<file path="flow/run.sh">
#!/bin/bash
# the make line also repeats each setting of config.mk as NAME=value (left out here)
make -C /OpenROAD-flow-scripts/flow DESIGN_CONFIG=/design/flow/config.mk WORK_HOME=/design/flow/orfs CLKGATE_MAP_FILE= finish
</file>
<file path="flow/config.mk">
export PLATFORM = sky130hd
export DESIGN_NAME = pokey_advanced
export DESIGN_NICKNAME = pokey_advanced
export VERILOG_FILES = /design/flow/design.v
export SDC_FILE = /design/flow/constraint.sdc
export NUM_CORES = 4
export LEC_CHECK = 0
export ABC_AREA = 1
export CAP_MARGIN = 20
export CORE_MARGIN = 2
export CORE_UTILIZATION = 72
export CTS_CLUSTER_DIAMETER = 103
export CTS_CLUSTER_SIZE = 82
export HOLD_SLACK_MARGIN = 0.3
export PLACE_DENSITY = 0.4
export SETUP_SLACK_MARGIN = -0.28
export SLEW_MARGIN = 20
</file>
<file path="flow/constraint.sdc">
create_clock -name core_clock -period 2.9 [get_ports {clk}]
set_input_delay 0.5800 -clock core_clock [delete_from_list [all_inputs] [get_ports {clk}]]
set_output_delay 0.5800 -clock core_clock [all_outputs]
set_load 0.01 [all_outputs]
</file>
<file path="flow/design.v">
module pokey_advanced (
    input clk,               
    input enable_179mhz,     
    input reset_n,           
    input [3:0] addr,        
    input [7:0] din,         
    input we,                
    output reg audio_pwm     
);
    reg [7:0] audf [0:3];  
    reg [7:0] audc [0:3];  
    reg [7:0] audctl;      
    reg [3:0]  poly4;
    reg [4:0]  poly5;
    reg [16:0] poly17; 
    reg [15:0] counter [0:3]; 
    reg [3:0]  chan_out;    
    reg [4:0] count_64k;    
    reg [6:0] count_15k;    
    reg tick_64khz;
    reg tick_15khz;
    always @(posedge clk) begin
        tick_64khz <= 0;
        tick_15khz <= 0;
        if (!reset_n) begin
            count_64k <= 0;
            count_15k <= 0;
        end else if (enable_179mhz) begin
            if (count_64k == 27) begin  
                count_64k <= 0;
                tick_64khz <= 1;
            end else begin
                count_64k <= count_64k + 1;
            end
            if (count_15k == 113) begin  
                count_15k <= 0;
                tick_15khz <= 1;
            end else begin
                count_15k <= count_15k + 1;
            end
        end
    end
    always @(posedge clk) begin
        if (!reset_n) begin
            audctl <= 0;
            audc[0]<=0; audc[1]<=0; audc[2]<=0; audc[3]<=0;
            audf[0]<=0; audf[1]<=0; audf[2]<=0; audf[3]<=0;
        end else if (we) begin
            case (addr)
                0: audf[0] <= din;
                1: audc[0] <= din;
                2: audf[1] <= din;
                3: audc[1] <= din;
                4: audf[2] <= din;
                5: audc[2] <= din;
                6: audf[3] <= din;
                7: audc[3] <= din;
                8: audctl <= din;
            endcase
        end
    end
    wire p4_next = !(poly4[3] ^ poly4[2]);
    wire p5_next = !(poly5[4] ^ poly5[2]);
    wire p17_next = !(poly17[16] ^ poly17[4]);
    always @(posedge clk) begin
        if (!reset_n) begin
            poly4 <= 4'b1011;
            poly5 <= 5'b10101;
            poly17 <= 17'b10101010101010101;
        end else if (enable_179mhz) begin
            poly4 <= {poly4[2:0], p4_next};
            poly5 <= {poly5[3:0], p5_next};
            poly17 <= {poly17[15:0], p17_next};
        end
    end
    wire link_12 = audctl[4];
    wire link_34 = audctl[3];
    wire use_15khz = audctl[0];  
    integer i;
    reg channel_tick;  
    always @(posedge clk) begin
        if (!reset_n) begin
            counter[0] <= 0; counter[1] <= 0; counter[2] <= 0; counter[3] <= 0;
            chan_out <= 0;
        end else
        for (i=0; i<4; i=i+1) begin
            channel_tick = (use_15khz) ? tick_15khz : tick_64khz;
            if (i == 0 && audctl[6]) channel_tick = enable_179mhz;
            if (i == 2 && audctl[5]) channel_tick = enable_179mhz;
            if (channel_tick) begin
                if (!((i==1 && link_12) || (i==3 && link_34))) begin
                    if (counter[i] == 0) begin
                        if (i==0 && link_12) 
                            counter[i] <= {audf[1], audf[0]}; 
                        else if (i==2 && link_34) 
                            counter[i] <= {audf[3], audf[2]}; 
                        else 
                            counter[i] <= audf[i];
                        case (audc[i][7:5])
                            3'b000: chan_out[i] <= poly17[16] && poly5[4];  
                            3'b001: chan_out[i] <= poly5[4];                
                            3'b010: chan_out[i] <= poly17[16] && poly5[4]; 
                            3'b011: chan_out[i] <= poly5[4];               
                            3'b100: chan_out[i] <= poly17[16];              
                            3'b101: chan_out[i] <= ~chan_out[i];            
                            3'b110: chan_out[i] <= poly17[16];             
                            3'b111: chan_out[i] <= ~chan_out[i];            
                        endcase
                    end else begin
                        counter[i] <= counter[i] - 1;
                    end
                end
            end
        end
    end
    reg [5:0] mixed_audio; 
    integer k;
    always @(*) begin
        mixed_audio = 0;
        for (k=0; k<4; k=k+1) begin
            if (chan_out[k]) begin
                mixed_audio = mixed_audio + audc[k][3:0];
            end
        end
    end
    reg [5:0] pwm_counter;
    always @(posedge clk) begin
        if (!reset_n) begin
            pwm_counter <= 0;
            audio_pwm <= 0;
        end else begin
            pwm_counter <= pwm_counter + 1;
            audio_pwm <= (pwm_counter < mixed_audio);
        end
    end
endmodule
</file>
==> impl_metrics.tcl, run 1 <==
# collected from the flow reports
set metrics [dict create \
    die_h_um 116 \
    place_congestion 0.926 \
    ys_seq_frac 0.383 \
    pg_comb_w 0.000616 \
    postCtsHoldBufs 0 \
    n_fill_cell 797 \
    ys_ff 172 \
    setup_viol 1 \
    detail_route.wirelength_mm 22.5 \
    cts_buffers 17 \
    fp.dieArea_mm2 0.0134 \
    end_kind "flop" \
    critical_path.top_delay_family "adder cells" \
    max_freq_ghz 0.276 \
    ys_sh_simple 0.323 \
    power.leakage_nw 4.75 \
    wl_per_cell_um 14.5 \
    grt_pass1_wl_mm 37.0 \
    rsz0062_at_grt "yes" \
    cp_num_cells 24 \
    ios 17 \
    synth_cells 1342 \
    whs_endpoint "audf[0][1]" \
    most_common_cell "nand2_1" \
    area_leaders "dfxtp_1 (38%), nand2_1 (11%), nor2_1 (10%)" \
    r2r-end "audio_pwm" \
    setup_ws_ps -717 \
    track_usage 0.345 \
    slowest_stage "fa_2" \
    status "failed layout checks" \
    synth-compound-area-share 0.141 \
    ys_warn_count 4 \
    die_w_um 116 \
    synth_cell_types 46 \
    worst_slew_pin_slew_ps 849 \
    fin_crit_ps 3620 \
    cts_tree "yes" \
    pwr-share-clk 0.430 \
    place_area_mm2 0.00952 \
    crit_top_cell "nand2_1" \
    drtPass1Iterations 5 \
    critPathRequiredTime_ps 3220 \
    nNetsFinal 1423 \
    common_cells "nand2_1 (263), nor2_1 (242), dfxtp_1 (172)" \
    clk_latency_ps 430 \
    p_int_w 0.00403 \
    relSlewSlack 0.430 \
    synth_area_leader_cell "dfxtp_1" \
    ys_sh_adder 0.0456 \
    min_from "audf[0][1]" \
    comb_power_share 0.113 \
    ant_nets 0 \
    pwr.group.clock_w 0.00234 \
    synth_top_area_share 0.383 \
    max_cap_viol_count 0 \
    finalPower_w 0.00544 \
    portBuffers 16 \
    synth.logic.top_family "simple AND/OR/NAND/NOR gates" \
    ys_area_mm2 0.00900 \
    warnings 36 \
    grt_pass1_vias 8118 \
    hold_viol 0 \
    synth-edff-count 0 \
    r2r-start "audc[0][0]" \
    grt_max_degree 63 \
    cp_max_fo 3 \
    yosys.area_share.xor_xnor 0.0195 \
    critPathBufInv 4 \
    synth.avg_cell_area_um2 6.70 \
    cts_sinks 172 \
    crit_arrival_ps 3930 \
    clockBufferDepth 2 \
    avgViaCountPerCell 5.67 \
    antenna_found_initial 0 \
    switchingPower_w 0.00141 \
    critPathLaunch "audc[0][0]" \
    finalCritPeriodShare 1.25 \
    cts.reportedPaths.clkPinSlew_ps 60 \
    drc 0 \
    ys_sh_mux 0 \
    reg2reg_slack_ps -720 \
    drt-initial-drc-count 933 \
    fp_util 0.743 \
    hold_depth 2 \
    synth-main-ff-cell "dfxtp_1" \
    sw_frac_of_total 0.259 \
    cts_root_buffer "clkbuf_16" \
    vias 8828 \
    syn_to_final_growth_pct 13.9 \
    hp-class "flop to flop" \
    worstSetupPathType "flop to flop" \
    maxSlewViolCount 0 \
    check.faults "setup timing" \
    pg_seq_w 0.00249 \
    endpoint "audio_pwm" \
    antenna-diode-count 0 \
    rows 40 \
    max_stage_delay_ps 550 \
    post-route-util 0.846 \
    power_frac_seq 0.457 \
    dp_hpwl_mm 14.7 \
    power_density_mw_per_mm2 531 \
    grt-ovfl-total 0 \
    syn_area_mm2 0.00900 \
    synth_nets 1389 \
    start_kind "flop" \
    power_leader "registers" \
    crit_chain "nand2_2 > inv_2 > ha_4 > inv_2 > fa_2 > o21ai_4 > fa_2 > buf_4 > nand2_1 > nand3_4 > nand2_2 > ha_4 > nand2_1 > nand3_2 > nand2_1 > nand2_1 > nand2_2 > o211ai_1 > nand2_1 > inv_2 > ha_4 > nand2_1 > o211ai_1 > a21oi_1" \
    r2r_cells 24 \
    vdd_drop_max_mv 0.533 \
    stdcell_area_mm2 0.0102 \
    htree_levels 4 \
    async_reset_ff_frac 0 \
    fin_worst_skew_ps 5.90 \
    core_mm2 0.0121 \
    ys_cells 1342 \
]
-- routing by layer --
layer  share of wire  vias up  global-route usage  wire, µm
li1                -     4414                   -         -
met1            0.44     4014               0.457      9860
met2            0.47      341               0.570     10500
met3           0.075       59              0.0669      1690
met4           0.018        0               0.114       416
met5               0        -                   0         0
-- cell type report --
class / instances / area [µm²] / area share
multi-input combinational: 968 / 4930 / 0.481
sequential: 172 / 3450 / 0.336
inverter: 166 / 623 / 0.0608
clock buffer: 21 / 460 / 0.0449
timing repair buffer: 51 / 433 / 0.0423
tap: 168 / 210 / 0.0205
clock inverter: 10 / 140 / 0.0137
-- per-stage QoR --
step / hold slack [ps] / instances / TNS [ps] / setup slack, ps
final: 444 / 1556 / -717 / -717
after floorplan: 420 / 1342 / -487 / -487
after global placement: 432 / 1521 / -570 / -570
after detailed placement: 435 / 1521 / -649 / -649
after CTS: 445 / 1554 / -600 / -600
after global routing: 457 / 1556 / -821 / -821
-- repair_timing --
action / 4_1_cts / 5_1_grt
gates resized: 13 / 6
endpoints found under the setup margin: 1 / 1
pin swaps: 12 / 10
setup buffers: 2 / 2
==> run 2: changes to the inputs <==
- CAP_MARGIN: 20 -> 35
- CORE_ASPECT_RATIO: unset -> 0.87
- CORE_MARGIN: 2 -> 7
- CORE_UTILIZATION: 72 -> 40
- CTS_CLUSTER_DIAMETER: 103 -> 199
- CTS_CLUSTER_SIZE: 82 -> 95
- HOLD_SLACK_MARGIN: 0.3 -> unset
- PLACE_DENSITY: 0.4 -> unset
- SETUP_SLACK_MARGIN: -0.28 -> unset
- SLEW_MARGIN: 20 -> 40
- TNS_END_PERCENT: unset -> 30
- clock period: 2.9 -> 6.0 ns (I/O delays scaled with it)
==> run 2 against run 1 <==
  * Fmax shrank 11%
  * Count of clock-buffer cells in the layout fell by 4
  * Combinational power decreased by 53%
  * Global-route usage is 18 points lower
  * Critical endpoint unchanged
  * The run now finishes clean
  * Synthesized area did not move
  * Synthesized cell count is the same
  * Cell area fell by 2.1%
  * Sequential cell count stayed put
==> impl_metrics.tcl, run 2 <==
# collected from the flow reports
set metrics [dict create \
    power_leader "registers" \
    ys_sh_adder 0.0456 \
    max_stage_delay_ps 450 \
    place_congestion 0.897 \
    area_leaders "dfxtp_1 (38%), nand2_1 (11%), nor2_1 (10%)" \
    crit_arrival_ps 4450 \
    cts_sinks 172 \
    dr_wl_met2_mm 9.16 \
    ant_nets 0 \
    start_kind "flop" \
    maxSlewViolCount 0 \
    pg_seq_w 0.00120 \
    postCtsHoldBufs 0 \
    fin_worst_skew_ps 16.4 \
    synth_area_leader_cell "dfxtp_1" \
    die_h_um 154 \
    rows 51 \
    portBuffers 16 \
    drc 0 \
    synth.avg_cell_area_um2 6.70 \
    post_cts_buffers 0 \
    fin_tns_setup_ps 0 \
    grt_pass1_wl_mm 36.8 \
    warnings 31 \
    wl_met1_mm 11.4 \
    end_kind "flop" \
    synth-main-ff-cell "dfxtp_1" \
    async_reset_ff_frac 0 \
    yosys.area_share.xor_xnor 0.0195 \
    ys_sh_mux 0 \
    clockBufferDepth 2 \
    nNetsFinal 1392 \
    cp_max_fo 7 \
    setup_viol 0 \
    worst_slew_pin_slew_ps 728 \
    max_freq_ghz 0.245 \
    hold_viol 0 \
    antenna_found_initial 0 \
    avgViaCountPerCell 5.01 \
    common_cells "nand2_1 (263), nor2_1 (242), dfxtp_1 (172)" \
    sw_frac_of_total 0.302 \
    place_ws_ps 1920 \
    whs_endpoint "audf[0][5]" \
    pg_comb_w 0.000289 \
    post-route-util 0.452 \
    ys_warn_count 4 \
    relSlewSlack 0.514 \
    dr_wl_met3_mm 1.05 \
    ys_cells 1342 \
    crit_chain "nand2_1 > inv_1 > ha_1 > inv_1 > fa_1 > o21ai_0 > ha_1 > nand3_1 > nand3_1 > or2_2 > nand3_1 > nand2_1 > ha_1 > nand2_1 > nand2_1 > nand2_1 > o211ai_1 > nand2_1 > inv_1 > ha_1 > a21oi_1 > o211ai_1 > a21oi_1" \
    worstSetupPathType "flop to flop" \
    power.leakage_nw 4.60 \
    hold_depth 2 \
    switchingPower_w 0.000798 \
    synth_cell_types 46 \
    clk_latency_ps 450 \
    cts_root_buffer "clkbuf_16" \
    maxUsedRoutingLayer "met4" \
    r2r-end "audio_pwm" \
    vias 8265 \
    synth_cells 1342 \
    slowest_stage "dfxtp_1" \
    endpoint "audio_pwm" \
    synth-compound-area-share 0.141 \
    ios 17 \
    fin_crit_ps 4080 \
    fp_util 0.405 \
    antenna-diode-count 0 \
    htree_levels 4 \
    detail_route.wirelength_mm 21.9 \
    pwr-share-clk 0.437 \
    critical_path.top_delay_family "adder cells" \
    grt-ovfl-total 0 \
    crit_top_cell "nand2_1" \
    dp_hpwl_mm 15.4 \
    max_cap_viol_count 0 \
    cts_tree "yes" \
    die_w_um 175 \
    p_int_w 0.00184 \
    ys_ff 172 \
    syn_to_final_growth_pct 11.5 \
    ys_area_mm2 0.00900 \
    drtPass1Iterations 5 \
    ys_seq_frac 0.383 \
    ys_sh_simple 0.323 \
    core_mm2 0.0222 \
    power_density_mw_per_mm2 263 \
    most_common_cell "nand2_1" \
    finalCritPeriodShare 0.679 \
    synth_nets 1389 \
    pwr.group.clock_w 0.00115 \
    cts.repair.resized 0 \
    power_frac_seq 0.454 \
    track_usage 0.165 \
    cts_buffers 17 \
    min_from "audf[0][5]" \
    synth_top_area_share 0.383 \
    hp-class "flop to flop" \
    r2r-start "chan_out[0]" \
    fp.dieArea_mm2 0.0269 \
    synth-edff-count 0 \
    setup_ws_ps 1920 \
    syn_area_mm2 0.00900 \
    wl_per_cell_um 13.3 \
    cts.reportedPaths.clkPinSlew_ps 80 \
    reg2reg_slack_ps 1920 \
    grt_max_degree 61 \
    critPathRequiredTime_ps 6380 \
    vdd_drop_max_mv 0.200 \
    critPathLaunch "chan_out[0]" \
    status "complete, no violations" \
    comb_power_share 0.110 \
    critPathBufInv 3 \
    r2r_cells 23 \
    synth.logic.top_family "simple AND/OR/NAND/NOR gates" \
    rsz0062_at_grt "no" \
    grt_pass1_vias 7414 \
    cp_num_cells 23 \
    drt-initial-drc-count 618 \
]
-- run 2: through the flow --
stage	hold WS (ps)	total power, W	area, µm²	std cells
6_report	452	0.00264	10000	1649
5_1_grt	471	0.00276	10000	1649
4_1_cts	454	0.00266	10000	1649
3_5_place_dp	442	0.00151	9380	1617
3_3_place_gp	435	0.00151	9380	1617
2_1_floorplan	420	0.00143	9000	1342
-- run 2: cell type report --
type | count | area, µm²
clock buffers | 17 | 425
fillers | 2293 | 12200
flip-flops and latches | 172 | 3440
clock inverters | 15 | 216
inverters | 166 | 623
multi-input cells | 968 | 4770
repair buffers | 20 | 188
well taps | 291 | 364
-- run 2: routing by layer --
metal | track usage | vias to the layer above
met2 | 0.250 | 160
met4 | 0.0446 | 0
met5 | 0 | -
met1 | 0.233 | 3726
met3 | 0.0348 | 27
li1 | - | 4352
==> run 3: changes to the inputs <==
- CAP_MARGIN: 35 -> 20
- CORE_ASPECT_RATIO: 0.87 -> unset
- CORE_MARGIN: 7 -> 2
- CORE_UTILIZATION: 40 -> 72
- CTS_CLUSTER_DIAMETER: 199 -> 387
- CTS_CLUSTER_SIZE: 95 -> 100
- PLACE_DENSITY: unset -> 0.41
- SLEW_MARGIN: 40 -> 20
- TNS_END_PERCENT: 30 -> unset
- clock period: 6.0 -> 6.25 ns (I/O delays scaled with it)
==> run 3 against run 2 <==
  * Still clean
  * Sequential power shrank 4%
  * Setup slack gained 180 ps
  * Via count grew 4.6%
  * Combinational power shrank 4%
  * Cell count shrank 7.6%
  * Non-clock buffer count shrank 1
  * Power shrank 3.9%
  * Worst hold slack lost 5.1 ps
  * Fmax shrank 1.7%
  * Clock power shrank 3%
  * Synthesized area is the same
  * Core utilization grew 36 points
  * Largest cell class unchanged
  * Highest routed layer unchanged
==> impl_metrics.tcl, run 3 <==
# collected from the flow reports
set metrics [dict create \
    critPathBufInv 3 \
    ys_sh_adder 0.0456 \
    ys_ff 172 \
    detail_route.wirelength_mm 21.2 \
    cts_root_buffer "clkbuf_16" \
    fin_crit_ps 4150 \
    grt-ovfl-total 0 \
    whs_endpoint "audf[0][1]" \
    syn_area_mm2 0.00900 \
    place_area_mm2 0.00922 \
    ys_warn_count 4 \
    synth.avg_cell_area_um2 6.70 \
    critPathRequiredTime_ps 6610 \
    crit_top_cell "nand2_1" \
    stdcell_area_mm2 0.00983 \
    p_int_w 0.00189 \
    grt_pass1_vias 7808 \
    synth_cell_types 46 \
    ys_sh_mux 0 \
    grt_max_degree 89 \
    cts_tree "yes" \
    ys_area_mm2 0.00900 \
    drtPass1Iterations 7 \
    async_reset_ff_frac 0 \
    power_leader "registers" \
    sw_frac_of_total 0.255 \
    portBuffers 16 \
    place_congestion 0.915 \
    clk_latency_ps 440 \
    fp.dieArea_mm2 0.0134 \
    reg2reg_slack_ps 2100 \
    setup_viol 0 \
    finalCritPeriodShare 0.663 \
    critical_path.top_delay_family "adder cells" \
    max_cap_viol_count 0 \
    synth-edff-count 0 \
    slowest_stage "o21ai_0" \
    syn_to_final_growth_pct 9.29 \
    cts_sinks 172 \
    nNetsFinal 1391 \
    drt-initial-drc-count 894 \
    cp_num_cells 23 \
    critPathLaunch "chan_out[0]" \
    postCtsHoldBufs 0 \
    antenna-diode-count 0 \
    end_kind "flop" \
    synth_nets 1389 \
    post_cts_buffers 0 \
    most_common_cell "nand2_1" \
    max_stage_delay_ps 440 \
    rows 40 \
    hold_depth 2 \
    wl_per_cell_um 13.9 \
    fin_worst_skew_ps 8.26 \
    synth_top_area_share 0.383 \
    fin_tns_setup_ps 0 \
    worstSetupPathType "flop to flop" \
    r2r-end "audio_pwm" \
    ys_seq_frac 0.383 \
    cts.reportedPaths.clkPinSlew_ps 60 \
    track_usage 0.331 \
    ys_cells 1342 \
    fp_util 0.743 \
    max_freq_ghz 0.241 \
    power_frac_seq 0.454 \
    avgViaCountPerCell 5.67 \
    synth-main-ff-cell "dfxtp_1" \
    clockBufferDepth 2 \
    cts_buffers 17 \
    die_h_um 116 \
    worst_slew_pin_slew_ps 1070 \
    crit_chain "nand2_1 > inv_1 > ha_1 > inv_1 > fa_1 > o21ai_0 > ha_1 > nand3_1 > nand3_1 > or2_2 > nand3_1 > nand2_1 > ha_1 > nand2_1 > nand2_1 > nand2_1 > o211ai_1 > nand2_1 > inv_1 > ha_1 > a21oi_1 > o211ai_1 > a21oi_1" \
    start_kind "flop" \
    power_density_mw_per_mm2 258 \
    comb_power_share 0.110 \
    ant_nets 0 \
    endpoint "audio_pwm" \
    min_from "audf[0][1]" \
    hold_viol 0 \
    area_leaders "dfxtp_1 (38%), nand2_1 (11%), nor2_1 (10%)" \
    ios 17 \
    warnings 33 \
    rsz0062_at_grt "no" \
    cts.repair.resized 0 \
    drc 0 \
    r2r-start "chan_out[0]" \
    r2r_cells 23 \
    ys_sh_simple 0.323 \
    crit_arrival_ps 4510 \
    relSlewSlack 0.284 \
    core_mm2 0.0121 \
    pwr.group.clock_w 0.00111 \
    vias 8645 \
    pwr-share-clk 0.436 \
    grt_pass1_wl_mm 35.7 \
    power.leakage_nw 4.58 \
    common_cells "nand2_1 (263), nor2_1 (242), dfxtp_1 (172)" \
    synth-compound-area-share 0.141 \
    status "complete, no violations" \
    antenna_found_initial 0 \
    hp-class "flop to flop" \
    dp_hpwl_mm 14.4 \
    htree_levels 4 \
    vdd_drop_max_mv 0.268 \
    pg_seq_w 0.00115 \
    cp_max_fo 7 \
    synth.logic.top_family "simple AND/OR/NAND/NOR gates" \
    maxSlewViolCount 0 \
    synth_cells 1342 \
    switchingPower_w 0.000647 \
    yosys.area_share.xor_xnor 0.0195 \
    synth_area_leader_cell "dfxtp_1" \
    pg_comb_w 0.000278 \
    die_w_um 116 \
]
-- run 3: stage by stage --
step / setup WS, ps / std cells / total power [W] / util / hold WS (ps)
after floorplan: 2570 / 1342 / 0.00138 / - / 420
after global placement: 2350 / 1493 / 0.00144 / 0.761 / 431
after detailed placement: 2160 / 1493 / 0.00145 / 0.761 / 440
after CTS: 2130 / 1524 / 0.00254 / 0.812 / 449
after global routing: 1690 / 1524 / 0.00263 / 0.812 / 473
final: 2100 / 1524 / 0.00254 / 0.812 / 447
-- run 3: final cells by class --
type	count	area [µm²]
multi-input combinational	968	4760
clock inverter	12	170
inverter	166	623
sequential	172	3440
tap	168	210
fill	927	2280
clock buffer	19	443
timing repair buffer	19	180
-- run 3: routing by layer --
layer	GRT usage	share of wire
met1	0.449	0.44
met2	0.531	0.46
met3	0.0607	0.071
met4	0.121	0.022
met5	0	0
==> run 4: changes to the inputs <==
- ABC_AREA: 1 -> unset
- CTS_CLUSTER_DIAMETER: 387 -> unset
- CTS_CLUSTER_SIZE: 100 -> unset
- PLACE_DENSITY: 0.41 -> unset
- clock period: 6.25 -> 4.9 ns (I/O delays scaled with it)
==> run 4 against run 3 <==
  * First-iteration DRC count is 1.1% lower
  * Global-route usage is 0.34 points higher
  * Wire length is 1.7% lower
  * Non-clock buffer count is 6 higher
  * Still clean on timing, DRC and antenna
  * Combinational power is 48% lower
  * Setup slack worse by 1800 ps
  * Via count is 15% lower
  * Cell area is 4.5% lower
  * Sequential power is 26% higher
  * Synthesized area is 5.3% lower
  * Critical path type unchanged
  * Count of clock-buffer cells in the layout is 3 higher
==> impl_metrics.tcl, run 4 <==
# collected from the flow reports
set metrics [dict create \
    area_leaders "dfxtp_1 (40%), mux2i_1 (11%), nor2_1 (6.1%)" \
    postCtsHoldBufs 0 \
    synth_cell_types 68 \
    max_stage_delay_ps 360 \
    power_density_mw_per_mm2 329 \
    switchingPower_w 0.000658 \
    sw_frac_of_total 0.213 \
    maxSlewViolCount 0 \
    stdcell_area_mm2 0.00939 \
    fp_util 0.743 \
    hold_depth 2 \
    drtPass1Iterations 6 \
    nNetsFinal 1009 \
    drc 0 \
    grt-ovfl-total 0 \
    min_from "poly17[12]" \
    worst_slew_pin_slew_ps 877 \
    ys_cells 978 \
    ys_seq_frac 0.404 \
    setup_viol 0 \
    drt-initial-drc-count 884 \
    r2r-end "audio_pwm" \
    async_reset_ff_frac 0 \
    synth_cells 978 \
    r2r_cells 23 \
    max_cap_viol_count 0 \
    ys_warn_count 4 \
    fin_worst_skew_ps 9.53 \
    dp_hpwl_mm 13.7 \
    ys_ff 172 \
    avgViaCountPerCell 6.56 \
    pwr.group.clock_w 0.00149 \
    synth.avg_cell_area_um2 8.71 \
    vdd_drop_max_mv 0.520 \
    clk_latency_ps 430 \
    critPathLaunch "chan_out[0]" \
    worstSetupPathType "flop to flop" \
    antenna_found_initial 0 \
    rsz0062_at_grt "no" \
    grt_pass1_wl_mm 34.5 \
    pg_comb_w 0.000145 \
    relSlewSlack 0.413 \
    fin_tns_setup_ps 0 \
    cts_sinks 172 \
    synth-edff-count 0 \
    start_kind "flop" \
    finalCritPeriodShare 0.936 \
    synth_nets 1025 \
    hp-class "flop to flop" \
    ys_sh_simple 0.233 \
    critPathRequiredTime_ps 5250 \
    pg_seq_w 0.00145 \
    power_leader "clock" \
    cp_num_cells 23 \
    cp_max_fo 6 \
    post-route-util 0.819 \
    r2r-start "chan_out[0]" \
    track_usage 0.334 \
    cts.reportedPaths.clkPinSlew_ps 60 \
    cts_tree "yes" \
    wl_per_cell_um 18.6 \
    antenna-diode-count 0 \
    slowest_stage "maj3_1" \
    grt_pass1_vias 7222 \
    synth_area_leader_cell "dfxtp_1" \
    clockBufferDepth 2 \
    status "complete, no violations" \
    synth.logic.top_family "simple AND/OR/NAND/NOR gates" \
    place_area_mm2 0.00867 \
    endpoint "audio_pwm" \
    die_w_um 113 \
    vias 7339 \
    most_common_cell "dfxtp_1" \
    cts_root_buffer "clkbuf_16" \
    synth-main-ff-cell "dfxtp_1" \
    fp.dieArea_mm2 0.0127 \
    fin_crit_ps 4590 \
    pwr-share-clk 0.483 \
    syn_to_final_growth_pct 10.3 \
    max_freq_ghz 0.218 \
    crit_chain "buf_4 > nand2_1 > inv_1 > ha_1 > a21oi_1 > maj3_1 > xor2_1 > a21oi_2 > ha_1 > inv_1 > a21oi_1 > nor2_1 > mux2_2 > ha_1 > and3_1 > a221oi_2 > nor2b_1 > o31a_1 > a311oi_2 > ha_1 > a211oi_2 > nand2_1 > o21ai_1" \
    comb_power_share 0.047 \
    critical_path.top_delay_family "adder cells" \
    core_mm2 0.0115 \
    detail_route.wirelength_mm 20.8 \
    syn_area_mm2 0.00852 \
    power.leakage_nw 3.74 \
    cts_buffers 17 \
    yosys.area_share.xor_xnor 0.0391 \
    crit_arrival_ps 4940 \
    crit_top_cell "ha_1" \
    common_cells "dfxtp_1 (172), nor2_1 (138), mux2i_1 (90)" \
    reg2reg_slack_ps 310 \
    ys_sh_mux 0.114 \
    ys_area_mm2 0.00852 \
    end_kind "flop" \
    synth-compound-area-share 0.124 \
    portBuffers 16 \
    grt_max_degree 63 \
    finalPower_w 0.00309 \
    warnings 33 \
    p_int_w 0.00243 \
    ys_sh_adder 0.0494 \
    critPathBufInv 3 \
    hold_viol 0 \
    synth_top_area_share 0.404 \
    ant_nets 0 \
    whs_ps 481 \
    die_h_um 113 \
    power_frac_seq 0.470 \
    place_congestion 0.863 \
    rows 39 \
    ios 17 \
    htree_levels 4 \
    whs_endpoint "poly17[12]" \
]
## run 4: timing repair
action                     4_1_cts  5_1_grt
pin swaps                        0        3
setup endpoints to repair        1        1
hold endpoints to repair         0        0
gates resized                    1        9
setup buffers                    0        1
## run 4: stage by stage
stage / cells / setup WS (ps)
after global placement: 1085 / 294
after floorplan: 978 / 431
final: 1118 / 313
after global routing: 1118 / 28.2
after detailed placement: 1085 / -10.5
after CTS: 1117 / 50.6
## run 4: per-layer routing
| metal | global-route usage | share of wire |
|---|---|---|
| met3 | 0.0691 | 0.067 |
| met2 | 0.549 | 0.48 |
| met4 | 0.159 | 0.036 |
| met1 | 0.424 | 0.42 |
| met5 | 0 | 0 |
## run 4: cell type report
cell class	instances	area [µm²]
clock buffers	22	474
clock inverters	10	185
fillers	714	2080
inverters	21	78.8
multi-input cells	725	4810
flip-flops and latches	172	3440
well taps	143	179
repair buffers	25	218
==> run 5: changes to the inputs <==
- CAP_MARGIN: 20 -> 25
- CORE_MARGIN: 2 -> 10
- CORE_UTILIZATION: 72 -> 40
- CTS_CLUSTER_SIZE: unset -> 61
- GPL_ROUTABILITY_DRIVEN: unset -> 0
- HOLD_SLACK_MARGIN: unset -> 0.11
- MAX_ROUTING_LAYER: unset -> met5
- MIN_ROUTING_LAYER: unset -> met2
- PLACE_DENSITY_LB_ADDON: unset -> 0.13
- SETUP_SLACK_MARGIN: unset -> 0.72
- SLEW_MARGIN: 20 -> 10
- TNS_END_PERCENT: unset -> 5
- clock period: 4.9 -> 3.09 ns (I/O delays scaled with it)
==> run 5 against run 4 <==
  * The layout now fails its checks (DRC, setup timing)
  * Cell area is 4.5% higher
  * Worst hold slack worse by 13 ps
  * Synthesized cell count stayed put
  * Core utilization is 35 points lower
  * First-iteration DRC count is 32% higher
  * Synthesized area stayed put
  * Setup slack worse by 1500 ps
  * Combinational power is 67% higher
  * Count of clock-buffer cells in the layout is 5 lower
  * Fmax is 8.2% higher
  * Critical endpoint unchanged
  * Largest cell class unchanged
  * Largest power group is now registers
==> impl_metrics.tcl, run 5 <==
# collected from the flow reports
set metrics [dict create \
    start_kind "flop" \
    max_stage_delay_ps 350 \
    ys_area_mm2 0.00852 \
    syn_area_mm2 0.00852 \
    sw_frac_of_total 0.250 \
    ys_ff 172 \
    vdd_drop_max_mv 0.387 \
    place_area_mm2 0.00912 \
    r2r-start "chan_out[0]" \
    fp_util 0.406 \
    p_int_w 0.00358 \
    antenna_found_initial 0 \
    async_reset_ff_frac 0 \
    power_density_mw_per_mm2 487 \
    ys_sh_adder 0.0494 \
    worstSetupPathType "flop to flop" \
    status "failed layout checks" \
    synth_area_leader_cell "dfxtp_1" \
    avgViaCountPerCell 7.57 \
    ys_cells 978 \
    r2r-end "audio_pwm" \
    synth_cell_types 68 \
    track_usage 0.227 \
    cp_max_fo 4 \
    common_cells "dfxtp_1 (172), nor2_1 (138), mux2i_1 (90)" \
    pwr-share-clk 0.468 \
    ys_sh_simple 0.233 \
    synth-edff-count 0 \
    relSlewSlack 0.466 \
    crit_chain "and2_4 > ha_4 > inv_2 > fa_2 > nor2b_2 > nand3b_1 > xor2_1 > ha_1 > a21oi_2 > and3_1 > nor2_1 > mux2_4 > ha_4 > and3_4 > a221oi_4 > nor2b_1 > o31a_1 > a311oi_2 > ha_1 > a211oi_2 > nand2_1 > o21ai_1" \
    rsz0062_at_grt "yes" \
    cts_root_buffer "clkbuf_16" \
    drc 2 \
    yosys.area_share.xor_xnor 0.0391 \
    pwr.group.clock_w 0.00223 \
    post-place-cells 1248 \
    grt_pass1_vias 10200 \
    cts_buffers 17 \
    check.faults "DRC, setup timing" \
    fin_worst_skew_ps 10.4 \
    cp_num_cells 22 \
    setup_ws_ps -1150 \
    hold_depth 1 \
    htree_levels 4 \
    ios 17 \
    fin_crit_ps 4240 \
    grt-ovfl-total 0 \
    fp.dieArea_mm2 0.0275 \
    synth.avg_cell_area_um2 8.71 \
    warnings 34 \
    min_from "pwm_counter[0]" \
    area_leaders "dfxtp_1 (40%), mux2i_1 (11%), nor2_1 (6.1%)" \
    synth-main-ff-cell "dfxtp_1" \
    clockBufferDepth 2 \
    ys_sh_mux 0.114 \
    power_frac_seq 0.481 \
    portBuffers 16 \
    power.leakage_nw 3.88 \
    n_fill_cell 2063 \
    cts_sinks 172 \
    ys_seq_frac 0.404 \
    detail_route.wirelength_mm 21.1 \
    reg2reg_slack_ps -1150 \
    grt_max_degree 37 \
    synth_cells 978 \
    critical_path.top_delay_family "adder cells" \
    setup_viol 1 \
    synth_top_area_share 0.404 \
    slowest_stage "fa_2" \
    drtPass1Iterations 49 \
    cts.reportedPaths.clkPinSlew_ps 70 \
    nNetsFinal 1043 \
    drt-initial-drc-count 1170 \
    hp-class "flop to flop" \
    pg_seq_w 0.00230 \
    power_leader "registers" \
    crit_arrival_ps 4610 \
    ant_nets 0 \
    whs_ps 468 \
    fin_cells 1284 \
    vias 9714 \
    clk_latency_ps 430 \
    core_mm2 0.0210 \
    die_h_um 166 \
    critPathRequiredTime_ps 3460 \
    synth-compound-area-share 0.124 \
    ys_warn_count 4 \
    grt_pass1_wl_mm 34.3 \
    cts_tree "yes" \
    syn_to_final_growth_pct 15.2 \
    max_cap_viol_count 0 \
    switchingPower_w 0.00119 \
    pg_comb_w 0.000242 \
    critPathBufInv 1 \
    synth_nets 1025 \
    wl_per_cell_um 16.4 \
    finalPower_w 0.00478 \
    hold_viol 0 \
    stdcell_area_mm2 0.00982 \
    die_w_um 166 \
    maxSlewViolCount 0 \
    dp_hpwl_mm 14.2 \
    most_common_cell "dfxtp_1" \
    rows 53 \
    synth.logic.top_family "simple AND/OR/NAND/NOR gates" \
    r2r_cells 22 \
    worst_slew_pin_slew_ps 778 \
    max_freq_ghz 0.236 \
    finalCritPeriodShare 1.37 \
    antenna-diode-count 0 \
    endpoint "audio_pwm" \
    whs_endpoint "pwm_counter[0]" \
    comb_power_share 0.051 \
    end_kind "flop" \
    critPathLaunch "chan_out[0]" \
]
[run 5: what timing repair did]
| item | in CTS | in global routing |
|---|---|---|
| hold buffers | 0 | 0 |
| hold endpoints to repair | 0 | 0 |
| buffers inserted | 4 | 0 |
| resized | 6 | 10 |
| pin swaps | 10 | 6 |
| endpoints found under the setup margin | 1 | 29 |
[run 5: final cells by class]
class	instances	area (µm²)	share of cell area
well taps	275	344	0.0350
clock buffers	17	425	0.0433
repair buffers	59	489	0.0498
flip-flops and latches	172	3450	0.351
inverters	21	80.1	0.00816
multi-input cells	725	4860	0.495
clock inverters	15	175	0.0178
[run 5: metrics by stage]
stage / util / TNS, ps / worst slack [ps]
after floorplan: - / -1010 / -1010
after global placement: 0.435 / -1170 / -1170
after detailed placement: 0.435 / -1300 / -1300
after CTS: 0.467 / -1200 / -1200
after global routing: 0.468 / -1400 / -1400
final: 0.468 / -1150 / -1150
[run 5: metal layers]
layer  vias to the layer above  global-route usage  wire (µm)
li1                       3499                   -          -
met1                      3506                   -          0
met2                      2531               0.245      10800
met3                       176               0.339       9160
met4                         2              0.0447       1150
met5                         -              0.0433         37
==> run 6: changes to the inputs <==
- CAP_MARGIN: 25 -> 5
- CORE_ASPECT_RATIO: unset -> 0.66
- CORE_MARGIN: 10 -> 5
- CTS_CLUSTER_SIZE: 61 -> unset
- GPL_ROUTABILITY_DRIVEN: 0 -> unset
- HOLD_SLACK_MARGIN: 0.11 -> unset
- MAX_ROUTING_LAYER: met5 -> unset
- MIN_ROUTING_LAYER: met2 -> unset
- PLACE_DENSITY_LB_ADDON: 0.13 -> 0.17
- SETUP_SLACK_MARGIN: 0.72 -> -0.2
- SLEW_MARGIN: 10 -> 25
- TNS_END_PERCENT: 5 -> unset
- clock period: 3.09 -> 3.76 ns (I/O delays scaled with it)
==> run 6 against run 5 <==
  * The layout fails its checks (setup timing)
  * Synthesized cell count unchanged
  * Fmax down 0.40%
  * Sequential cell count unchanged
  * Clock power down 24%
  * Cell count down 0.47%
  * Global-route usage down 4.9 points
  * Largest power group unchanged
  * Highest routed layer is now met4
==> impl_metrics.tcl, run 6 <==
# collected from the flow reports
set metrics [dict create \
    synth-edff-count 0 \
    maxSlewViolCount 0 \
    syn_area_mm2 0.00852 \
    relSlewSlack 0.445 \
    place_congestion 0.812 \
    cp_max_fo 4 \
    yosys.area_share.xor_xnor 0.0391 \
    sw_frac_of_total 0.235 \
    synth_cell_types 68 \
    ys_sh_simple 0.233 \
    setup_ws_ps -495 \
    drtPass1Iterations 6 \
    ys_seq_frac 0.404 \
    fin_crit_ps 4250 \
    ys_sh_adder 0.0494 \
    clockBufferDepth 2 \
    r2r-end "audio_pwm" \
    warnings 34 \
    crit_arrival_ps 4610 \
    slowest_stage "dfxtp_2" \
    whs_ps 471 \
    fin_worst_skew_ps 7.69 \
    hold_depth 2 \
    most_common_cell "dfxtp_1" \
    synth.logic.top_family "simple AND/OR/NAND/NOR gates" \
    r2r_cells 22 \
    syn_to_final_growth_pct 14.3 \
    grt_max_degree 72 \
    max_stage_delay_ps 350 \
    pg_seq_w 0.00189 \
    grt-ovfl-total 0 \
    core_mm2 0.0210 \
    power_frac_seq 0.501 \
    ys_warn_count 4 \
    endpoint "audio_pwm" \
    cts_sinks 172 \
    place_area_mm2 0.00907 \
    antenna-diode-count 0 \
    comb_power_share 0.050 \
    rsz0062_at_grt "yes" \
    synth.avg_cell_area_um2 8.71 \
    drc 0 \
    synth-main-ff-cell "dfxtp_1" \
    layout.area.comb_mm2 0.00484 \
    crit_chain "and2_4 > ha_4 > inv_1 > fa_2 > nor2b_2 > nand3b_1 > xor2_1 > ha_1 > a21oi_2 > and3_1 > nor2_1 > mux2_4 > ha_4 > and3_4 > a221oi_4 > nor2b_1 > o31a_1 > a311oi_2 > ha_1 > a211oi_2 > nand2_1 > o21ai_1" \
    cts_buffers 17 \
    fp.dieArea_mm2 0.0244 \
    status "failed layout checks" \
    min_from "poly17[12]" \
    setup_viol 1 \
    htree_levels 4 \
    cts_root_buffer "clkbuf_16" \
    synth-compound-area-share 0.124 \
    start_kind "flop" \
    critPathRequiredTime_ps 4110 \
    regArea_mm2 0.00344 \
    pwr-share-clk 0.449 \
    finalCritPeriodShare 1.13 \
    ios 17 \
    power_leader "registers" \
    n_fill_cell 2040 \
    cts.reportedPaths.clkPinSlew_ps 60 \
    portBuffers 16 \
    nNetsFinal 1042 \
    max_freq_ghz 0.235 \
    synth_cells 978 \
    ant_nets 0 \
    cts_tree "yes" \
    worst_slew_pin_slew_ps 833 \
    drt-initial-drc-count 546 \
    postCtsHoldBufs 0 \
    common_cells "dfxtp_1 (172), nor2_1 (138), mux2i_1 (90)" \
    wl_per_cell_um 16.5 \
    pwr.group.clock_w 0.00169 \
    die_h_um 129 \
    grt_pass1_vias 6328 \
    critical_path.top_delay_family "adder cells" \
    dp_hpwl_mm 14.6 \
    ys_ff 172 \
    grt_pass1_wl_mm 34.7 \
    p_int_w 0.00289 \
    hold_viol 0 \
    power.leakage_nw 3.85 \
    async_reset_ff_frac 0 \
    rows 43 \
    detail_route.wirelength_mm 21.1 \
    r2r-start "chan_out[0]" \
    check.faults "setup timing" \
    track_usage 0.178 \
    ys_sh_mux 0.114 \
    clk_latency_ps 430 \
    fp_util 0.406 \
    antenna_found_initial 0 \
    whs_endpoint "poly17[12]" \
    synth_nets 1025 \
    area_leaders "dfxtp_1 (40%), mux2i_1 (11%), nor2_1 (6.1%)" \
    synth_area_leader_cell "dfxtp_1" \
    die_w_um 190 \
    stdcell_area_mm2 0.00974 \
    ys_cells 978 \
    critPathLaunch "chan_out[0]" \
    ys_area_mm2 0.00852 \
    avgViaCountPerCell 5.42 \
    reg2reg_slack_ps -490 \
    power_density_mw_per_mm2 387 \
    vias 6929 \
    synth_top_area_share 0.404 \
    hp-class "flop to flop" \
    pg_comb_w 0.000188 \
    switchingPower_w 0.000887 \
    cp_num_cells 22 \
    end_kind "flop" \
    critPathBufInv 1 \
    worstSetupPathType "flop to flop" \
    max_cap_viol_count 0 \
    vdd_drop_max_mv 0.318 \
]
run 6: metrics by stage:
step                      setup TNS (ps)  setup slack [ps]  instances   util  power [W]
after detailed placement            -614              -614       1238  0.432    0.00212
after floorplan                     -338              -338        978      -    0.00205
after CTS                           -489              -489       1275  0.463    0.00382
after global placement              -537              -537       1238  0.432    0.00212
final                               -495              -495       1278  0.464    0.00377
after global routing                -790              -790       1278  0.464    0.00392
run 6: routing by layer:
layer	GRT usage	share of wire	vias to the layer above
li1	-	-	3541
met1	0.279	0.56	3254
met2	0.239	0.39	115
met3	0.0396	0.037	19
met4	0.0527	0.011	0
met5	0	0	-
run 6: area by class of cell:
type | instances | area share
well taps | 270 | 0.0347
multi-input cells | 725 | 0.497
flip-flops and latches | 172 | 0.354
clock inverters | 9 | 0.00617
inverters | 21 | 0.00822
clock buffers | 23 | 0.0522
repair buffers | 58 | 0.0478
run 6: timing repair:
item / 4_1_cts / 5_1_grt
pin swaps: 5 / 4
resized: 5 / 2
gates cloned: 0 / 0
setup buffers: 5 / 3
endpoints found under the setup margin: 1 / 1
==> run 7: changes to the inputs <==
- ABC_AREA: unset -> 1
- CAP_MARGIN: 5 -> 20
- CELL_PAD_IN_SITES_DETAIL_PLACEMENT: unset -> 0
- CORE_ASPECT_RATIO: 0.66 -> unset
- CORE_UTILIZATION: 40 -> 41
- CTS_CLUSTER_SIZE: unset -> 46
- PLACE_DENSITY_LB_ADDON: 0.17 -> 0.02
- SETUP_SLACK_MARGIN: -0.2 -> -0.35
- SLEW_MARGIN: 25 -> 20
- clock period: 3.76 -> 7.91 ns (I/O delays scaled with it)
==> run 7 against run 6 <==
  * Now clean on timing, DRC and antenna
  * Critical path depth rose by 1
  * Core utilization fell by 0.63 points
  * Combinational power grew 16%
  * Sequential cell count is the same
  * Die size grew 2.6%
  * Cell area increased by 2.0%
  * Synthesized cell count grew 37%
  * Register-to-register slack better by 4400 ps
  * First-iteration DRC count is 4.4% lower
  * Largest cell class unchanged
  * Highest routed layer unchanged
==> impl_metrics.tcl, run 7 <==
# collected from the flow reports
set metrics [dict create \
    synth_cell_types 46 \
    portBuffers 16 \
    ys_seq_frac 0.383 \
    critPathRequiredTime_ps 8270 \
    core_mm2 0.0217 \
    power_leader "registers" \
    grt_max_degree 79 \
    status "complete, no violations" \
    cts_sinks 172 \
    crit_arrival_ps 4360 \
    max_freq_ghz 0.250 \
    grt_pass1_vias 7651 \
    synth.logic.top_family "simple AND/OR/NAND/NOR gates" \
    vdd_drop_max_mv 0.117 \
    cts.reportedPaths.clkPinSlew_ps 70 \
    comb_power_share 0.112 \
    wl_per_cell_um 13.7 \
    avgViaCountPerCell 4.90 \
    fin_worst_skew_ps 9.87 \
    grt_pass1_wl_mm 38.5 \
    max_cap_viol_count 0 \
    min_from "audc[1][0]" \
    vias 8031 \
    ys_warn_count 4 \
    synth-main-ff-cell "dfxtp_1" \
    synth_cells 1342 \
    sw_frac_of_total 0.289 \
    slowest_stage "fa_1" \
    crit_top_cell "nand2_1" \
    place_ws_ps 3900 \
    power_frac_seq 0.467 \
    ys_area_mm2 0.00900 \
    critPathBufInv 3 \
    drtPass1Iterations 5 \
    switchingPower_w 0.000562 \
    maxSlewViolCount 0 \
    worst_slew_pin_slew_ps 897 \
    detail_route.wirelength_mm 22.4 \
    stdcell_area_mm2 0.00993 \
    fp.dieArea_mm2 0.0250 \
    synth_top_area_share 0.383 \
    worstSetupPathType "flop to flop" \
    area_leaders "dfxtp_1 (38%), nand2_1 (11%), nor2_1 (10%)" \
    ant_nets 0 \
    cts_buffers 17 \
    cp_max_fo 7 \
    whs_endpoint "audc[1][0]" \
    rows 54 \
    synth_nets 1389 \
    grt-ovfl-total 0 \
    pwr.group.clock_w 0.000820 \
    pg_comb_w 0.000219 \
    hold_depth 2 \
    rsz0062_at_grt "no" \
    clk_latency_ps 430 \
    drt-initial-drc-count 522 \
    finalPower_w 0.00195 \
    pg_seq_w 0.000909 \
    die_h_um 158 \
    most_common_cell "nand2_1" \
    syn_to_final_growth_pct 10.4 \
    die_w_um 158 \
    max_stage_delay_ps 470 \
    post_cts_buffers 0 \
    setup_viol 0 \
    r2r-start "chan_out[0]" \
    crit_chain "nand2_1 > inv_1 > ha_1 > inv_1 > fa_1 > o21ai_0 > fa_1 > or2_2 > nand3_1 > nand2_1 > ha_1 > nand3_1 > nand3_1 > nand2_1 > nand2_1 > nand2_1 > o211ai_1 > nand2_1 > inv_1 > ha_1 > a21oi_1 > o211ai_1 > a21oi_1" \
    synth-compound-area-share 0.141 \
    warnings 31 \
    place_area_mm2 0.00937 \
    r2r_cells 23 \
    ys_ff 172 \
    endpoint "audio_pwm" \
    fp_util 0.415 \
    ys_cells 1342 \
    ys_sh_simple 0.323 \
    common_cells "nand2_1 (263), nor2_1 (242), dfxtp_1 (172)" \
    p_int_w 0.00139 \
    power_density_mw_per_mm2 196 \
    drc 0 \
    clockBufferDepth 2 \
    place_congestion 0.839 \
    antenna-diode-count 0 \
    ys_sh_adder 0.0456 \
    power.leakage_nw 4.56 \
    cts_root_buffer "clkbuf_16" \
    cts_tree "yes" \
    end_kind "flop" \
    fin_tns_setup_ps 0 \
    synth-edff-count 0 \
    finalCritPeriodShare 0.505 \
    fin_crit_ps 4000 \
    start_kind "flop" \
    cts.repair.resized 0 \
    async_reset_ff_frac 0 \
    track_usage 0.189 \
    r2r-end "audio_pwm" \
    cp_num_cells 23 \
    hp-class "flop to flop" \
    relSlewSlack 0.399 \
    synth_area_leader_cell "dfxtp_1" \
    pwr-share-clk 0.421 \
    postCtsHoldBufs 0 \
    htree_levels 4 \
    hold_viol 0 \
    dp_hpwl_mm 16.1 \
    syn_area_mm2 0.00900 \
    critPathLaunch "chan_out[0]" \
    yosys.area_share.xor_xnor 0.0195 \
    nNetsFinal 1392 \
    critical_path.top_delay_family "adder cells" \
    ys_sh_mux 0 \
    antenna_found_initial 1 \
    ios 17 \
    whs_ps 456 \
    reg2reg_slack_ps 3910 \
    setup_ws_ps 3910 \
    synth.avg_cell_area_um2 6.70 \
]
run 7: layout make-up:
| cell class | instances | area, µm² |
|---|---|---|
| clock buffers | 18 | 439 |
| clock inverters | 14 | 124 |
| fillers | 2248 | 11800 |
| inverters | 166 | 623 |
| multi-input cells | 968 | 4760 |
| flip-flops and latches | 172 | 3440 |
| well taps | 280 | 350 |
| repair buffers | 20 | 188 |
run 7: metal layers:
metal / up-vias / global-route usage / routed length, µm
met2: 96 / 0.295 / 9810
met5: - / 0 / 0
met4: 0 / 0.0479 / 242
met3: 17 / 0.0314 / 719
li1: 4351 / - / -
met1: 3567 / 0.274 / 11600
run 7: per-stage QoR:
stage               instances   util
global placement         1606  0.432
detailed placement       1606  0.432
finish                   1638  0.458
global route             1638  0.458
floorplan                1342      -
CTS                      1638  0.458
==> run 8: changes to the inputs <==
- CAP_MARGIN: 20 -> 0
- CELL_PAD_IN_SITES_DETAIL_PLACEMENT: 0 -> unset
- CORE_ASPECT_RATIO: unset -> 1.27
- CORE_MARGIN: 5 -> 2
- CORE_UTILIZATION: 41 -> 72
- CTS_CLUSTER_DIAMETER: unset -> 129
- CTS_CLUSTER_SIZE: 46 -> 77
- MAX_ROUTING_LAYER: unset -> met5
- MIN_ROUTING_LAYER: unset -> met1
- PLACE_DENSITY: unset -> 0.41
- PLACE_DENSITY_LB_ADDON: 0.02 -> unset
- SETUP_SLACK_MARGIN: -0.35 -> -0.21
- clock period: 7.91 -> 2.89 ns (I/O delays scaled with it)
==> run 8 against run 7 <==
  * Now fails the layout checks on setup timing
  * Sequential share of layout area fell by 1.3 points
  * Critical path depth did not move
  * Count of clock-buffer cells in the layout did not move
  * Largest cell class unchanged
  * Largest power group unchanged
==> impl_metrics.tcl, run 8 <==
# collected from the flow reports
set metrics [dict create \
    fin_worst_skew_ps 9.04 \
    pwr.group.clock_w 0.00231 \
    dp_hpwl_mm 15.3 \
    synth_cells 1342 \
    vias 9072 \
    crit_top_cell "nand2_1" \
    clk_latency_ps 440 \
    pg_seq_w 0.00250 \
    area_leaders "dfxtp_1 (38%), nand2_1 (11%), nor2_1 (10%)" \
    setup_ws_ps -893 \
    cp_max_fo 3 \
    max_stage_delay_ps 560 \
    use_met2 0.597 \
    whs_ps 451 \
    grt_pass1_vias 8105 \
    most_common_cell "nand2_1" \
    ys_ff 172 \
    status "failed layout checks" \
    hp-class "flop to flop" \
    antenna-diode-count 0 \
    slowest_stage "fa_2" \
    ys_seq_frac 0.383 \
    pg_comb_w 0.000630 \
    end_kind "flop" \
    grt_max_degree 65 \
    synth-main-ff-cell "dfxtp_1" \
    synth_area_leader_cell "dfxtp_1" \
    p_int_w 0.00389 \
    async_reset_ff_frac 0 \
    portBuffers 16 \
    avgViaCountPerCell 5.83 \
    ys_sh_adder 0.0456 \
    cts_root_buffer "clkbuf_16" \
    die_h_um 130 \
    crit_arrival_ps 4160 \
    synth-edff-count 0 \
    ios 17 \
    drtPass1Iterations 5 \
    start_kind "flop" \
    rsz0062_at_grt "yes" \
    whs_endpoint "audf[0][2]" \
    post-route-util 0.839 \
    detail_route.wirelength_mm 24.7 \
    ys_sh_simple 0.323 \
    ys_area_mm2 0.00900 \
    antenna_found_initial 0 \
    track_usage 0.358 \
    fin_crit_ps 3780 \
    fp.dieArea_mm2 0.0134 \
    die_w_um 103 \
    critical_path.top_delay_family "adder cells" \
    grt_pass1_wl_mm 37.6 \
    min_from "audf[0][2]" \
    endpoint "audio_pwm" \
    warnings 36 \
    power.leakage_nw 4.74 \
    grt-ovfl-total 0 \
    critPathRequiredTime_ps 3270 \
    finalCritPeriodShare 1.31 \
    max_cap_viol_count 0 \
    ys_warn_count 4 \
    maxSlewViolCount 0 \
    relSlewSlack 0.455 \
    pwr-share-clk 0.425 \
    synth-compound-area-share 0.141 \
    use_met3 0.0803 \
    switchingPower_w 0.00154 \
    fin_tns_setup_ps -893 \
    hold_viol 0 \
    power_density_mw_per_mm2 526 \
    synth.logic.top_family "simple AND/OR/NAND/NOR gates" \
    ys_cells 1342 \
    synth_nets 1389 \
    fp_util 0.730 \
    wl_per_cell_um 15.9 \
    place_congestion 0.947 \
    sw_frac_of_total 0.284 \
    power_leader "registers" \
    hold_depth 2 \
    power_frac_seq 0.459 \
    use_met1 0.432 \
    common_cells "nand2_1 (263), nor2_1 (242), dfxtp_1 (172)" \
    drc 0 \
    grt_most_used_layer "met2" \
    synth_top_area_share 0.383 \
    r2r_cells 23 \
    cts.reportedPaths.clkPinSlew_ps 70 \
    cts_buffers 17 \
    vdd_drop_max_mv 0.416 \
    setup_viol 1 \
    comb_power_share 0.116 \
    syn_to_final_growth_pct 14.8 \
    synth.avg_cell_area_um2 6.70 \
    cp_num_cells 23 \
    finalPower_w 0.00543 \
    ys_sh_mux 0 \
    clockBufferDepth 2 \
    max_freq_ghz 0.264 \
    check.faults "setup timing" \
    place_ws_ps -782 \
    htree_levels 4 \
    nNetsFinal 1421 \
    worstSetupPathType "flop to flop" \
    rows 46 \
    ant_nets 0 \
    r2r-start "audc[0][0]" \
    core_mm2 0.0123 \
    worst_slew_pin_slew_ps 813 \
    reg2reg_slack_ps -890 \
    syn_area_mm2 0.00900 \
    critPathBufInv 3 \
    critPathLaunch "audc[0][0]" \
    drt-initial-drc-count 909 \
    crit_chain "nand2_2 > inv_2 > ha_4 > inv_2 > fa_2 > o21ai_4 > fa_2 > or2_4 > nand3_4 > nand2_4 > ha_4 > nand2_2 > nand3_2 > nand2_1 > nand2_1 > nand2_1 > o211ai_1 > nand2_1 > inv_2 > ha_4 > a21oi_2 > o211ai_1 > a21oi_1" \
    r2r-end "audio_pwm" \
    cts_tree "yes" \
    cts_sinks 172 \
    yosys.area_share.xor_xnor 0.0195 \
    synth_cell_types 46 \
]
[run 8: layer usage]
metal,routed length (µm),part of all wire
met1,9640,0.39
met2,11700,0.48
met3,1920,0.078
met4,1410,0.057
met5,0,0
[run 8: final cells by class]
type / count / area [µm²]
Timing Repair Buffer: 49 / 405
Multi-Input combinational cell: 968 / 5040
Fill cell: 816 / 1990
Clock buffer: 18 / 439
Clock inverter: 14 / 160
Inverter: 166 / 623
Sequential cell: 172 / 3450
Tap cell: 168 / 210
[run 8: metrics by stage]
step | instances | instance area, µm²
after floorplan | 1342 | 9080
after global placement | 1517 | 9480
after detailed placement | 1517 | 9480
after CTS | 1552 | 10200
after global routing | 1555 | 10300
final | 1555 | 10300
[run 8: what timing repair did]
| item | CTS | global route |
|---|---|---|
| hold buffers | 0 | 0 |
| resized | 22 | 19 |
| pin swaps | 18 | 10 |
| setup endpoints to repair | 1 | 1 |
| hold endpoints to repair | 0 | 0 |
| setup buffers | 4 | 3 |
==> run 9: changes to the inputs <==
- ABC_AREA: 1 -> 0
- CAP_MARGIN: 0 -> 20
- CORE_ASPECT_RATIO: 1.27 -> unset
- CTS_CLUSTER_DIAMETER: 129 -> 359
- CTS_CLUSTER_SIZE: 77 -> 37
- MAX_ROUTING_LAYER: met5 -> unset
- MIN_ROUTING_LAYER: met1 -> unset
- PLACE_DENSITY: 0.41 -> unset
- PLACE_DENSITY_LB_ADDON: unset -> 0.26
- SETUP_SLACK_MARGIN: -0.21 -> 0.85
- clock period: 2.89 -> 3.05 ns (I/O delays scaled with it)
==> run 9 against run 8 <==
  * The layout still fails its checks (setup timing)
  * Sequential power fell by 6%
  * Power fell by 11%
  * Highest routed layer unchanged
  * Cell area fell by 4.2%
  * Via count fell by 11%
  * Core utilization rose by 2.4 points
  * Worst hold slack improved by 32 ps
  * Synthesized area fell by 5.3%
  * Fmax fell by 21%
  * Global-route usage fell by 0.73 points
==> impl_metrics.tcl, run 9 <==
# collected from the flow reports
set metrics [dict create \
    setup_viol 1 \
    place_area_mm2 0.00892 \
    portBuffers 16 \
    pwr-share-clk 0.463 \
    finalPower_w 0.00482 \
    common_cells "dfxtp_1 (172), nor2_1 (138), mux2i_1 (90)" \
    drt-initial-drc-count 1029 \
    setup_ws_ps -1750 \
    die_h_um 113 \
    hold_viol 0 \
    clockBufferDepth 2 \
    crit_top_cell "ha_4" \
    critPathBufInv 2 \
    cts_buffers 17 \
    vdd_drop_max_mv 0.715 \
    critPathLaunch "audc[0][0]" \
    use_met2 0.595 \
    synth_cells 978 \
    drtPass1Iterations 6 \
    synth-main-ff-cell "dfxtp_1" \
    use_met1 0.408 \
    wl_per_cell_um 21.7 \
    ys_ff 172 \
    stdcell_area_mm2 0.00989 \
    check.faults "setup timing" \
    maxSlewViolCount 0 \
    place_ws_ps -1560 \
    synth.avg_cell_area_um2 8.71 \
    area_leaders "dfxtp_1 (40%), mux2i_1 (11%), nor2_1 (6.1%)" \
    relSlewSlack 0.498 \
    dp_hpwl_mm 14.2 \
    warnings 34 \
    cts_sinks 172 \
    ys_area_mm2 0.00852 \
    cp_num_cells 22 \
    fin_tns_setup_ps -1750 \
    synth_top_area_share 0.404 \
    comb_power_share 0.052 \
    fp.dieArea_mm2 0.0127 \
    min_from "poly17[8]" \
    nNetsFinal 1052 \
    power_density_mw_per_mm2 487 \
    fin_cells 1160 \
    synth_nets 1025 \
    end_kind "flop" \
    grt_pass1_vias 7739 \
    most_common_cell "dfxtp_1" \
    ys_seq_frac 0.404 \
    max_freq_ghz 0.209 \
    crit_chain "and2_4 > ha_4 > inv_2 > fa_2 > nand2b_1 > nand3b_1 > xor2_2 > ha_4 > a21oi_4 > and3_4 > nor2_2 > mux2_4 > ha_4 > and3_4 > a221oi_4 > buf_6 > nor4b_4 > a311oi_2 > ha_1 > a211oi_2 > o21ai_1 > o21ai_2" \
    pg_seq_w 0.00234 \
    synth-compound-area-share 0.124 \
    core_mm2 0.0115 \
    fin_crit_ps 4800 \
    synth_area_leader_cell "dfxtp_1" \
    syn_to_final_growth_pct 16.2 \
    htree_levels 4 \
    ys_sh_simple 0.233 \
    die_w_um 113 \
    synth_cell_types 68 \
    power_leader "registers" \
    reg2reg_slack_ps -1750 \
    crit_arrival_ps 5160 \
    grt_pass1_wl_mm 36.3 \
    p_int_w 0.00372 \
    grt-ovfl-total 0 \
    yosys.area_share.xor_xnor 0.0391 \
    sw_frac_of_total 0.230 \
    ys_cells 978 \
    place_congestion 0.910 \
    postCtsHoldBufs 0 \
    r2r-start "audc[0][0]" \
    hold_depth 2 \
    post-place-cells 1111 \
    fp_util 0.743 \
    finalCritPeriodShare 1.57 \
    cp_max_fo 4 \
    ant_nets 0 \
    whs_endpoint "poly17[8]" \
    grt_most_used_layer "met2" \
    antenna_found_initial 0 \
    fin_worst_skew_ps 10.5 \
    avgViaCountPerCell 6.98 \
    power_frac_seq 0.484 \
    syn_area_mm2 0.00852 \
    grt_max_degree 63 \
    status "failed layout checks" \
    ys_sh_adder 0.0494 \
    start_kind "flop" \
    r2r-end "audio_pwm" \
    max_stage_delay_ps 380 \
    ios 17 \
    synth-edff-count 0 \
    pg_comb_w 0.000253 \
    pwr.group.clock_w 0.00223 \
    clk_latency_ps 430 \
    ys_warn_count 4 \
    ys_sh_mux 0.114 \
    endpoint "audio_pwm" \
    worstSetupPathType "flop to flop" \
    antenna-diode-count 0 \
    use_met3 0.0846 \
    max_cap_viol_count 0 \
    cts_tree "yes" \
    rows 39 \
    power.leakage_nw 3.97 \
    detail_route.wirelength_mm 25.2 \
    drc 0 \
    worst_slew_pin_slew_ps 751 \
    slowest_stage "fa_2" \
    async_reset_ff_frac 0 \
    r2r_cells 22 \
    synth.logic.top_family "simple AND/OR/NAND/NOR gates" \
    critical_path.top_delay_family "adder cells" \
    switchingPower_w 0.00111 \
    cts.reportedPaths.clkPinSlew_ps 70 \
    cts_root_buffer "clkbuf_16" \
    rsz0062_at_grt "yes" \
    critPathRequiredTime_ps 3420 \
    vias 8101 \
    hp-class "flop to flop" \
    track_usage 0.351 \
]
-- run 9: timing repair --
item / 4_1_cts / 5_1_grt
gates cloned: 0 / 0
setup buffers: 8 / 10
pin swaps: 13 / 23
gates resized: 17 / 34
endpoints found under the setup margin: 9 / 52
-- run 9: stage by stage --
stage	util	hold slack [ps]
after floorplan	-	429
after detailed placement	0.778	459
after global routing	0.863	510
final	0.863	484
after CTS	0.843	472
after global placement	0.778	447
-- run 9: layer usage --
layer	share of wire	vias up
met3	0.094	167
met1	0.36	3796
met5	0	-
met4	0.058	0
met2	0.49	595
li1	-	3543
-- run 9: final cells by class --
class                           count  area [µm²]
Fill cell                         546        1570
Timing Repair Buffer               68         561
Tap cell                          143         179
Inverter                           21        81.3
Multi-Input combinational cell    725        5020
Sequential cell                   172        3450
Clock buffer                       20         457
Clock inverter                     11         144
==> run 10: changes to the inputs <==
- ABC_AREA: 0 -> 1
- CAP_MARGIN: 20 -> 0
- CORE_ASPECT_RATIO: unset -> 1.27
- CTS_CLUSTER_DIAMETER: 359 -> 113
- CTS_CLUSTER_SIZE: 37 -> 91
- MAX_ROUTING_LAYER: unset -> met5
- MIN_ROUTING_LAYER: unset -> met1
- PLACE_DENSITY: unset -> 0.4
- PLACE_DENSITY_LB_ADDON: 0.26 -> unset
- SETUP_SLACK_MARGIN: 0.85 -> -0.26
- clock period: 3.05 -> 2.89 ns (I/O delays scaled with it)
==> run 10 against run 9 <==
  * Still fails the layout checks on setup timing
  * Clock skew fell by 1.4 ps
  * Register-to-register slack improved by 850 ps
  * Non-clock buffer count fell by 19
  * Critical path type unchanged
  * Largest power group unchanged
  * Highest routed layer unchanged
==> impl_metrics.tcl, run 10 <==
# collected from the flow reports
set metrics [dict create \
    status "failed layout checks" \
    check.faults "setup timing" \
    critPathLaunch "audc[0][0]" \
    ys_area_mm2 0.00900 \
    synth-edff-count 0 \
    grt_max_degree 65 \
    max_cap_viol_count 0 \
    endpoint "audio_pwm" \
    detail_route.wirelength_mm 24.7 \
    antenna_found_initial 0 \
    portBuffers 16 \
    n_fill_cell 816 \
    sw_frac_of_total 0.284 \
    power_density_mw_per_mm2 526 \
    ys_cells 1342 \
    synth_cell_types 46 \
    synth.logic.top_family "simple AND/OR/NAND/NOR gates" \
    pg_comb_w 0.000630 \
    antenna-diode-count 0 \
    pg_seq_w 0.00250 \
    maxSlewViolCount 0 \
    rsz0062_at_grt "yes" \
    async_reset_ff_frac 0 \
    min_from "audf[0][2]" \
    drt-initial-drc-count 909 \
    critical_path.top_delay_family "adder cells" \
    fin_crit_ps 3780 \
    r2r-start "audc[0][0]" \
    power_leader "registers" \
    ys_warn_count 4 \
    fin_worst_skew_ps 9.04 \
    clockBufferDepth 2 \
    ant_nets 0 \
    synth_area_leader_cell "dfxtp_1" \
    grt-ovfl-total 0 \
    hold_depth 2 \
    htree_levels 4 \
    drtPass1Iterations 5 \
    pwr-share-clk 0.425 \
    slowest_stage "fa_2" \
    cts.reportedPaths.clkPinSlew_ps 70 \
    rows 46 \
    core_mm2 0.0123 \
    synth-compound-area-share 0.141 \
    cts_root_buffer "clkbuf_16" \
    reg2reg_slack_ps -890 \
    vdd_drop_max_mv 0.416 \
    syn_area_mm2 0.00900 \
    finalPower_w 0.00543 \
    setup_ws_ps -893 \
    yosys.area_share.xor_xnor 0.0195 \
    synth.avg_cell_area_um2 6.70 \
    post-route-util 0.839 \
    cp_max_fo 3 \
    max_stage_delay_ps 560 \
    power_frac_seq 0.459 \
    place_area_mm2 0.00948 \
    ys_sh_adder 0.0456 \
    stdcell_area_mm2 0.0103 \
    die_w_um 103 \
    avgViaCountPerCell 5.83 \
    r2r-end "audio_pwm" \
    wl_per_cell_um 15.9 \
    ys_ff 172 \
    ys_sh_mux 0 \
    regArea_mm2 0.00345 \
    end_kind "flop" \
    most_common_cell "nand2_1" \
    cts_tree "yes" \
    warnings 36 \
    grt_pass1_vias 8105 \
    ys_sh_simple 0.323 \
    nNetsFinal 1421 \
    cts_buffers 17 \
    drc 0 \
    dp_hpwl_mm 15.3 \
    relSlewSlack 0.455 \
    crit_top_cell "nand2_1" \
    critPathBufInv 3 \
    p_int_w 0.00389 \
    hp-class "flop to flop" \
    cts_sinks 172 \
    comb_power_share 0.116 \
    max_freq_ghz 0.264 \
    syn_to_final_growth_pct 14.8 \
    place_ws_ps -782 \
    setup_viol 1 \
    worstSetupPathType "flop to flop" \
    ys_seq_frac 0.383 \
    hold_viol 0 \
    clk_latency_ps 440 \
    die_h_um 130 \
    switchingPower_w 0.00154 \
    synth_cells 1342 \
    vias 9072 \
    crit_chain "nand2_2 > inv_2 > ha_4 > inv_2 > fa_2 > o21ai_4 > fa_2 > or2_4 > nand3_4 > nand2_4 > ha_4 > nand2_2 > nand3_2 > nand2_1 > nand2_1 > nand2_1 > o211ai_1 > nand2_1 > inv_2 > ha_4 > a21oi_2 > o211ai_1 > a21oi_1" \
    power.leakage_nw 4.74 \
    postCtsHoldBufs 0 \
    crit_arrival_ps 4160 \
    r2r_cells 23 \
    cp_num_cells 23 \
    critPathRequiredTime_ps 3270 \
    synth-main-ff-cell "dfxtp_1" \
    synth_top_area_share 0.383 \
    common_cells "nand2_1 (263), nor2_1 (242), dfxtp_1 (172)" \
    start_kind "flop" \
    layout.area.comb_mm2 0.00504 \
    place_congestion 0.947 \
    pwr.group.clock_w 0.00231 \
    finalCritPeriodShare 1.31 \
    whs_endpoint "audf[0][2]" \
    ios 17 \
    fp.dieArea_mm2 0.0134 \
    synth_nets 1389 \
    fp_util 0.730 \
    track_usage 0.358 \
    worst_slew_pin_slew_ps 813 \
    area_leaders "dfxtp_1 (38%), nand2_1 (11%), nor2_1 (10%)" \
    grt_pass1_wl_mm 37.6 \
]
[run 10: per-layer routing]
layer	wire [µm]	global-route usage	share of wire	vias up
met2	11700	0.597	0.48	447
met5	0	0	0	-
met4	1410	0.179	0.057	0
met1	9640	0.432	0.39	4060
met3	1920	0.0803	0.078	160
li1	-	-	-	4405
[run 10: final cells by class]
cell class / count / share of cell area
clock inverters: 14 / 0.0155
flip-flops and latches: 172 / 0.334
repair buffers: 49 / 0.0392
well taps: 168 / 0.0204
multi-input cells: 968 / 0.488
inverters: 166 / 0.0603
clock buffers: 18 / 0.0425
[run 10: repair_timing]
| action | CTS | global route |
|---|---|---|
| pin swaps | 18 | 10 |
| buffers inserted | 4 | 3 |
| endpoints found under the setup margin | 1 | 1 |
| gates resized | 22 | 19 |
[run 10: through the flow]
| step | instances | hold slack (ps) | TNS, ps |
|---|---|---|---|
| finish | 1555 | 451 | -893 |
| global route | 1555 | 472 | -988 |
| CTS | 1552 | 452 | -684 |
| detailed placement | 1517 | 441 | -782 |
| global placement | 1517 | 429 | -609 |
| floorplan | 1342 | 420 | -497 |
No activity file was given, so power comes from the tool's default toggle rates.
